== quartz ==
## aoc_day2
module aoc_day2 (
    input         clock,
    input         reset,
    input  [63:0] data_value,
    input         data_valid,
    output        data_ready,
    output        result_valid,
    output [63:0] result_value
);
    wire [1:0] debug_unused;
    aoc aoc (
        .clock        (clock),
        .reset        (reset),
        .puzzle       (5'b00100),
        .data_value   (data_value),
        .data_valid   (data_valid),
        .data_ready   (data_ready),
        .result_valid (result_valid),
        .result_value (result_value),
        .debug        (debug_unused)
    );
endmodule
Size in the first run: ~400 flip-flops, ~130 I/O pins.
clock: 2.19 ns
lec_check: 0
abc_area: 1
cap_margin: 0
core_aspect_ratio: 1.42
core_margin: 2
core_utilization: 72
cts_cluster_diameter: 400
cts_cluster_size: 97
place_density: 0.41
setup_slack_margin: -0.14
slew_margin: 20
run.sh (not shown) runs the stock make flow with config.mk's settings and CLKGATE_MAP_FILE=.
quartz did not run to completion, as it errored out during global routing (5_1_grt).
[inputs] onyx vs quartz
- CORE_UTILIZATION now 63, was 72
- CTS_CLUSTER_DIAMETER no longer set, was 400
- PLACE_DENSITY no longer set, was 0.41
- CORE_ASPECT_RATIO no longer set, was 1.42
- CTS_CLUSTER_SIZE no longer set, was 97
- SETUP_SLACK_MARGIN no longer set, was -0.14
- ABC_AREA no longer set, was 1
- CAP_MARGIN now 20, was 0
- the clock period (ns, I/O delays scaled along) now 5.62, was 2.19
Findings:
- onyx reached the final stage; the timing, DRC and antenna checks on its layout passed.
- quartz did not finish; the tool stopped in global routing (5_1_grt) with error ODB-0269.
- [compare] base=quartz new=onyx: routability-driven placement congestion ratio decreased 12%, area fraction in full adders, half adders and majority gates increased 1.1 points, synthesized cell count decreased 1253, net count after synthesis decreased about 27%, fraction of synthesized cell area in xor and xnor cells increased 0.71 points.
- Area reported by Yosys stat was lower in the run labelled onyx.
- Summary of onyx over quartz: die size barely changed; post-placement worst setup slack climbed 2.06 ns; summed instance area of the synthesized netlist dropped about 12%; sequential cell area fraction in the yosys report climbed 4.0 points.

========
Starting RTL as in the previous note.
Settings: LEC_CHECK=0, ABC_AREA=1, CAP_MARGIN=20, CORE_ASPECT_RATIO=0.69, CORE_MARGIN=2, CORE_UTILIZATION=71, CTS_CLUSTER_SIZE=10, PLACE_DENSITY=0.39, SETUP_SLACK_MARGIN=-0.06, SLEW_MARGIN=20; clock period 1.14 ns.
The starting point stopped in 4_1_cts.
Edit:
- ABC_AREA: 1 -> not set
- CORE_ASPECT_RATIO: 0.69 -> not set
- CORE_UTILIZATION: 71 -> 66
- CTS_CLUSTER_SIZE: 10 -> not set
- MAX_ROUTING_LAYER: not set -> met4
- PLACE_DENSITY: 0.39 -> not set
- SETUP_SLACK_MARGIN: -0.06 -> not set
- clock period: 1.14 -> 3.18 ns (I/O delays scaled with it)
Result:
- The new run finished clean
- synthesized cell count fell by a quarter to a third
- area after synthesis fell by roughly a tenth
- die size fell by a few percent
Edit:
- CORE_UTILIZATION: 66 -> 68
- CTS_CLUSTER_SIZE: not set -> 41
- MAX_ROUTING_LAYER: met4 -> not set
- clock period: 3.18 -> 3.22 ns (I/O delays scaled with it)
Effect: Via count rises by 0.36%. Worst setup slack gets better by 0.016 ns. Register-to-register slack gets better by 0.02 ns. Synthesized area stays the same. Power falls by about 3.2%.

========
maple:
aoc_day2 again, from the RTL that the note above started with.
## aoc_day2
module aoc_day2 (
    input         clock,
    input         reset,
    input  [63:0] data_value,
    input         data_valid,
    output        data_ready,
    output        result_valid,
    output [63:0] result_value
);
make LEC_CHECK=0 CAP_MARGIN=15 CORE_MARGIN=2 CORE_UTILIZATION=72 CTS_CLUSTER_DIAMETER=50 CTS_CLUSTER_SIZE=30 MIN_ROUTING_LAYER=met1 PLACE_DENSITY=0.66 SETUP_SLACK_MARGIN=0.81 SLEW_MARGIN=30 TNS_END_PERCENT=95 finish   # period 3.27 ns
The log for maple ends in global routing with error GRT-0232, so the run never completed.
What violet does differently from maple at the input level:
- MIN_ROUTING_LAYER: met1 -> unset
- SETUP_SLACK_MARGIN: 0.81 -> unset
- CTS_CLUSTER_SIZE: 30 -> 20
- CTS_CLUSTER_DIAMETER: 50 -> 62
- SLEW_MARGIN: 30 -> 20
- CAP_MARGIN: 15 -> 40
- TNS_END_PERCENT: 95 -> unset
- the clock period (ns, I/O delays scaled along): 3.27 -> 4.48
### Flow results
- Among violet and maple, the run that stopped before the end is maple, and it is the only one.
- Worst setup slack after placement is higher on violet
- Summary of violet over maple: buffer depth of the longest clock path closely matched the old numbers, share of synthesized registers carrying an async set or reset closely matched the old numbers.
- From violet to maple, synthesized cell count did not move at all.
- maple -> violet: number of cell instances after yosys synthesis delta 0, exact match
- Number of buffers created by CTS for violet: 7 down relative to maple
- Summary of violet over maple: post-detailed-placement cell area fell by 850 um2; number of cells upsized or downsized after cts has decreased.
> inputs changed (violet -> indigo)
- removing PLACE_DENSITY (formerly 0.66)
- changing CORE_UTILIZATION from 72 to 32
- removing CTS_CLUSTER_SIZE (formerly 20)
- removing CTS_CLUSTER_DIAMETER (formerly 62)
- changing CAP_MARGIN from 40 to 20
- changing the clock period (ns, I/O delays scaled along) from 4.48 to 3.93
--- outcome ---
The final layout from indigo, which completed every stage, passed the timing, DRC and antenna checks at the end of the flow. The post-route standard cell area excluding fillers of indigo exceeds that of violet by about 4.5%. | clock skew | lower: violet |. Relative to violet, layout buffer count excluding clock buffers has increased by 13% in indigo.
For amber, these inputs were changed with respect to indigo:
- changing CORE_UTILIZATION from 32 to 10
- changing the clock period (ns, I/O delays scaled along) from 3.93 to 5.62
Findings:
- Looking at combinational fraction of design power, amber sits 0.3 points above indigo.
- From indigo to amber the numbers moved as follows: final worst-path cycle share fell by 22 points, cell count grew by 2180, power dissipated by switching net loads went down, largest incremental delay on the critical path up 0.43 ns, worst path setup slack after routing saw an increase.
- Combinational gate count: amber vs indigo identical
- Going from indigo to amber, count of clock-buffer cells in the layout shrank by more than 10%.
Power and IR drop assume default switching activity.
